==> inputs of build 69 <==
Design cpu, start of the top module:
module cpu(
	input clk,
	input reset,
	input logic [15:0] i_mem_rddata,
	input logic i_mem_wait,  
	input logic i_mem_rddatavalid,  
	output logic [15:0] o_mem_wrdata,
	output logic [15:0] o_mem_addr,
	output logic o_mem_rd,
	output logic o_mem_wr
);
export LEC_CHECK = 0
export ABC_AREA = 1
export CAP_MARGIN = 20
export CORE_ASPECT_RATIO = 0.69
export CORE_MARGIN = 2
export CORE_UTILIZATION = 72
export CTS_CLUSTER_DIAMETER = 375
export CTS_CLUSTER_SIZE = 100
export HOLD_SLACK_MARGIN = 0.29
export PLACE_DENSITY_LB_ADDON = 0.01
export SETUP_SLACK_MARGIN = 0.77
export SLEW_MARGIN = 20
export TNS_END_PERCENT = 5
create_clock -name core_clock -period 2.63 [get_ports {clk}]
run.sh (not shown) runs the stock make flow with config.mk's settings and CLKGATE_MAP_FILE=.
==> trial 72 (differences from build 69) <==
CORE_ASPECT_RATIO = default   (was 0.69)
CORE_UTILIZATION = 70   (was 72)
CTS_CLUSTER_DIAMETER = default   (was 375)
CTS_CLUSTER_SIZE = default   (was 100)
HOLD_SLACK_MARGIN = default   (was 0.29)
PLACE_DENSITY_LB_ADDON = default   (was 0.01)
SETUP_SLACK_MARGIN = 0.45   (was 0.77)
TNS_END_PERCENT = default   (was 5)
==> flow/constraint.sdc (replaced) <==
create_clock -name core_clock -period 3.91 [get_ports {clk}]
set_input_delay 0.7820 -clock core_clock [delete_from_list [all_inputs] [get_ports {clk}]]
set_output_delay 0.7820 -clock core_clock [all_outputs]
set_load 0.01 [all_outputs]
==> trial 33 (differences from build 69) <==
CORE_ASPECT_RATIO = default   (was 0.69)
CORE_UTILIZATION = 40   (was 72)
CTS_CLUSTER_DIAMETER = 354   (was 375)
CTS_CLUSTER_SIZE = default   (was 100)
HOLD_SLACK_MARGIN = -0.08   (was 0.29)
PLACE_DENSITY_LB_ADDON = default   (was 0.01)
SETUP_SLACK_MARGIN = default   (was 0.77)
TNS_END_PERCENT = default   (was 5)
==> flow/constraint.sdc (replaced) <==
create_clock -name core_clock -period 4.8 [get_ports {clk}]
set_input_delay 0.9600 -clock core_clock [delete_from_list [all_inputs] [get_ports {clk}]]
set_output_delay 0.9600 -clock core_clock [all_outputs]
set_load 0.01 [all_outputs]
==> trial 27 (differences from build 69) <==
CORE_ASPECT_RATIO = default   (was 0.69)
CTS_CLUSTER_DIAMETER = default   (was 375)
CTS_CLUSTER_SIZE = default   (was 100)
HOLD_SLACK_MARGIN = default   (was 0.29)
PLACE_DENSITY_LB_ADDON = 0.27   (was 0.01)
SETUP_SLACK_MARGIN = 1.15   (was 0.77)
TNS_END_PERCENT = default   (was 5)
==> flow/constraint.sdc (replaced) <==
create_clock -name core_clock -period 4.38 [get_ports {clk}]
set_input_delay 0.8760 -clock core_clock [delete_from_list [all_inputs] [get_ports {clk}]]
set_output_delay 0.8760 -clock core_clock [all_outputs]
set_load 0.01 [all_outputs]
==> summary of the runs <==
- The highest via count belongs to trial 27, the lowest to trial 33.
- The lowest cell area belongs to trial 33, the highest to trial 72.
- Build 69 ended with an error in 5_1_grt (GRT-0232). Trial 27 completed and failed the layout checks on negative setup slack. Trial 33 finished with timing, DRC and antenna clean. Trial 72 finished but fails on negative setup slack.
- Synthesized area is the same in trial 27 and build 69.
- Synthesized cell count is the same in trial 27 and trial 33.
- Sequential power, lowest first: trial 33, trial 27, trial 72.
- The lowest sequential share of layout area belongs to trial 72, the highest to trial 33.
- Between trial 27 and trial 72, the lower clock power is in trial 27 (gap about 4%, measured against trial 72).
- The lowest wire length belongs to trial 33, the highest to trial 27.
- Between trial 33 and trial 27, the lower first-iteration DRC count is in trial 33 (gap about 60%, measured against trial 27).

==> v39: inputs <==
Starting RTL as in the previous note.
clock: 2.75 ns
lec_check: 0
abc_area: 1
cap_margin: 20
core_aspect_ratio: 0.92
core_margin: 2
core_utilization: 72
cts_cluster_diameter: 138
cts_cluster_size: 47
place_density_lb_addon: 0.01
setup_slack_margin: 0.81
slew_margin: 35
==> v35: changes against v39 <==
ABC_AREA = default   (was 1)
CORE_ASPECT_RATIO = default   (was 0.92)
CORE_UTILIZATION = 66   (was 72)
CTS_CLUSTER_DIAMETER = default   (was 138)
CTS_CLUSTER_SIZE = default   (was 47)
PLACE_DENSITY_LB_ADDON = default   (was 0.01)
SETUP_SLACK_MARGIN = default   (was 0.81)
SLEW_MARGIN = 20   (was 35)
==> flow/constraint.sdc (replaced) <==
create_clock -name core_clock -period 3.96 [get_ports {clk}]
set_input_delay 0.7920 -clock core_clock [delete_from_list [all_inputs] [get_ports {clk}]]
set_output_delay 0.7920 -clock core_clock [all_outputs]
set_load 0.01 [all_outputs]
==> v33: changes against v39 <==
CORE_ASPECT_RATIO = default   (was 0.92)
CORE_UTILIZATION = 62   (was 72)
CTS_CLUSTER_DIAMETER = default   (was 138)
CTS_CLUSTER_SIZE = default   (was 47)
PLACE_DENSITY_LB_ADDON = default   (was 0.01)
SETUP_SLACK_MARGIN = default   (was 0.81)
SLEW_MARGIN = 20   (was 35)
==> flow/constraint.sdc (replaced) <==
create_clock -name core_clock -period 2.13 [get_ports {clk}]
set_input_delay 0.4260 -clock core_clock [delete_from_list [all_inputs] [get_ports {clk}]]
set_output_delay 0.4260 -clock core_clock [all_outputs]
set_load 0.01 [all_outputs]
==> results.py <==
# Physical implementation metrics
metrics = {
    "status": {
        "check.faults": "setup timing",
        "run_status": "complete, but fails checks",
    },
    "logic_synthesis": {
        "avgSynthCellArea_um2": 8.27,
        "ys_sh_xor_pct": 1.35,
        "ys_area_mm2": 0.0130,
        "adder_share_pct": 1.70,
        "yosys.cell_types.count": 52,
    },
    "placed_design": {
        "hpwl_um": 31600,
        "placedCellCount": 2090,
    },
    "timing": {
        "finalWorstSetupSlack_ns": -1.92,
        "setup_viol": 88,
    },
}
That was v33.
==> results.py <==
# Physical implementation metrics
metrics = {
    "placed_design": {
        "hpwl_um": 30300,
        "placedCellCount": 1989,
        "placed_cell_area_mm2": 0.0151,
    },
    "logic_synthesis": {
        "compound_area_share_pct": 16.7,
        "ys_sh_xor_pct": 1.35,
        "yosys.cell_types.count": 52,
        "adder_share_pct": 1.70,
    },
    "status": {
        "stop_error": "[ERROR GRT-0116] Global routing finished with congestion. Check the congestion regions in the DRC Viewer.",
        "stop_stage": "global routing (5_1_grt)",
        "run_status": "stopped before the end",
    },
}
That was v39.
==> results.py <==
# Physical implementation metrics
metrics = {
    "status": {
        "run_status": "complete, but fails checks",
        "check.faults": "setup timing",
    },
    "placed_design": {
        "hpwl_um": 28200,
        "placedCellCount": 1771,
    },
    "timing": {
        "setup_viol": 21,
        "finalWorstSetupSlack_ns": -0.537,
    },
    "logic_synthesis": {
        "avgSynthCellArea_um2": 9.47,
        "yosys.cell_types.count": 69,
        "adder_share_pct": 1.74,
        "ys_sh_xor_pct": 1.45,
    },
}
That was v35.
Power is estimated from default activity; no workload was simulated.
